Design maxfinder, start of the top module:
module maxfinder(clk, rst, start, x1, x2, x3, x4, eps, done, result);
Settings: LEC_CHECK=0, ABC_AREA=1, CAP_MARGIN=20, CORE_ASPECT_RATIO=0.5, CORE_MARGIN=2, CORE_UTILIZATION=72, CTS_CLUSTER_DIAMETER=221, CTS_CLUSTER_SIZE=98, SETUP_SLACK_MARGIN=0.68, SLEW_MARGIN=20; clock period 3.73 ns.
run.sh (not shown) runs the stock make flow with config.mk's settings and CLKGATE_MAP_FILE=.
The first run stopped in clock tree synthesis (4_1_cts) (DPL-0033).
Rerun with:
- CORE_ASPECT_RATIO: 0.5 -> not set
- CTS_CLUSTER_DIAMETER: 221 -> not set
- CTS_CLUSTER_SIZE: 98 -> not set
- PLACE_DENSITY_LB_ADDON: not set -> 0.19
- SETUP_SLACK_MARGIN: 0.68 -> not set
- clock period: 3.73 -> 6.06 ns (I/O delays scaled with it)
Effect: Now the flow finished clean; die area is lower by about 0.35%; synthesized area does not change; synthesized cell count is unchanged.
Rerun with:
- CORE_UTILIZATION: 72 -> 68
- CTS_CLUSTER_SIZE: not set -> 74
- PLACE_DENSITY_LB_ADDON: 0.19 -> not set
- clock period: 6.06 -> 5.02 ns (I/O delays scaled with it)
Result: With this change the flow finished but failed the layout checks on setup timing. Non-clock buffer count is higher by 148. Die area is higher by 5.7%. Worst setup slack is worse by 450 ps. Flip-flop count does not change. Cell count is higher by about 8%. Critical path depth is higher by 1. Wire length is higher by about 22%. Clock-buffer cell count is lower by 1. Synthesized area does not change.
Rerun with:
- ABC_AREA: 1 -> not set
- CORE_UTILIZATION: 68 -> 72
- CTS_CLUSTER_SIZE: 74 -> not set
- clock period: 5.02 -> 4.99 ns (I/O delays scaled with it)
Result: The new run completed, yet does not pass: setup timing; total power came out lower by 10%; sequential share of layout area is lower by 0.15 points; routed wire length went up by 26%; maximum frequency falls by 12%; worst setup slack gets worse by 730 ps; count of clock-buffer cells in the layout grows by 1; first-iteration DRC count rises by 46%; clock skew came out higher by 7.0 ps; via count rises by 7.7%.
Rerun with:
- PLACE_DENSITY: not set -> 0.67
- clock period: 4.99 -> 5.58 ns (I/O delays scaled with it)
The new run finished with setup timing left; critical path depth fell by 1; worst setup slack gets better by 720 ps; sequential power came out lower by about 10%.
Rerun with:
- CORE_UTILIZATION: 72 -> 65
- PLACE_DENSITY: 0.67 -> not set
- clock period: 5.58 -> 5.01 ns (I/O delays scaled with it)
=>
- The new run reached the layout checks and failed them: setup timing
- power increases by about a fifth
- count of clock-buffer cells in the layout decreases by 3
- cell area rises by a little under a tenth
- via count rises slightly
- hold slack hardly moves

* * *

Starting RTL as in the previous note.
make LEC_CHECK=0 ABC_AREA=1 CAP_MARGIN=0 CORE_MARGIN=2 CORE_UTILIZATION=72 CTS_CLUSTER_DIAMETER=39 CTS_CLUSTER_SIZE=74 PLACE_DENSITY=0.67 SETUP_SLACK_MARGIN=1.39 SLEW_MARGIN=20 finish   # period 5.01 ns
The first run finished but failed the layout checks on negative setup slack.
Rerun with:
==> flow/config.mk (replaced) <==
export PLATFORM = sky130hd
export DESIGN_NAME = maxfinder
export DESIGN_NICKNAME = maxfinder
export VERILOG_FILES = /design/flow/design.v
export SDC_FILE = /design/flow/constraint.sdc
export NUM_CORES = 4
export LEC_CHECK = 0
export ABC_AREA = 1
export CAP_MARGIN = 20
export CORE_MARGIN = 2
export CORE_UTILIZATION = 68
export CTS_CLUSTER_DIAMETER = 27
export CTS_CLUSTER_SIZE = 74
export HOLD_SLACK_MARGIN = -0.09
export SETUP_SLACK_MARGIN = 1.36
export SLEW_MARGIN = 20
=> The changed run finished with negative setup slack left. Flip-flop count stays the same. Worst setup slack is better by 0.076 ns. Via count drops by 4.0%. Die size climbs by 5.7%. Routed wire length drops by 5.9%. Synthesized area is unchanged. Core utilization drops by 2.5 points. Non-clock buffer count climbs by 17.
Rerun with:
--- a/flow/config.mk
+++ b/flow/config.mk
@@ -9,8 +9,7 @@
 export CAP_MARGIN = 20
 export CORE_MARGIN = 2
-export CORE_UTILIZATION = 68
-export CTS_CLUSTER_DIAMETER = 27
+export CORE_UTILIZATION = 72
 export CTS_CLUSTER_SIZE = 74
-export HOLD_SLACK_MARGIN = -0.09
-export SETUP_SLACK_MARGIN = 1.36
+export HOLD_SLACK_MARGIN = 0.07
+export PLACE_DENSITY_LB_ADDON = 0.27
 export SLEW_MARGIN = 20
Outcome: This time the run died in 5_1_grt on GRT-0232. Synthesized area stays the same. Die area went down by 5.4%. Synthesized cell count stays the same.
Rerun with:
--- a/flow/config.mk
+++ b/flow/config.mk
@@ -10,6 +10,6 @@
 export CORE_MARGIN = 2
 export CORE_UTILIZATION = 72
+export CTS_CLUSTER_DIAMETER = 317
 export CTS_CLUSTER_SIZE = 74
-export HOLD_SLACK_MARGIN = 0.07
-export PLACE_DENSITY_LB_ADDON = 0.27
+export PLACE_DENSITY = 0.37
 export SLEW_MARGIN = 20
Result: Now the flow ran to the end with violations: negative setup slack; die size is unchanged; synthesized area does not change; synthesized cell count is unchanged.
Rerun with:
--- a/flow/config.mk
+++ b/flow/config.mk
@@ -10,6 +10,7 @@
 export CORE_MARGIN = 2
 export CORE_UTILIZATION = 72
-export CTS_CLUSTER_DIAMETER = 317
+export CTS_CLUSTER_DIAMETER = 27
 export CTS_CLUSTER_SIZE = 74
-export PLACE_DENSITY = 0.37
+export PLACE_DENSITY_LB_ADDON = 0.27
+export SETUP_SLACK_MARGIN = 1.32
 export SLEW_MARGIN = 20
The changed run aborted during 5_1_grt with GRT-0232.
Synthesized cell count does not change.
Die size does not change.
Synthesized area stays the same.
Rerun with:
--- a/flow/config.mk
+++ b/flow/config.mk
@@ -7,10 +7,10 @@
 export LEC_CHECK = 0
 export ABC_AREA = 1
-export CAP_MARGIN = 20
+export CAP_MARGIN = 5
 export CORE_MARGIN = 2
 export CORE_UTILIZATION = 72
-export CTS_CLUSTER_DIAMETER = 27
+export CTS_CLUSTER_DIAMETER = 236
 export CTS_CLUSTER_SIZE = 74
-export PLACE_DENSITY_LB_ADDON = 0.27
-export SETUP_SLACK_MARGIN = 1.32
+export HOLD_SLACK_MARGIN = 0.07
+export PLACE_DENSITY = 0.35
 export SLEW_MARGIN = 20
After rerunning:
- This time the run completed and failed the layout checks on negative setup slack
- area after synthesis stays the same
- die area is unchanged
- synthesized cell count is unchanged
No activity file was given, so power comes from the tool's default toggle rates.
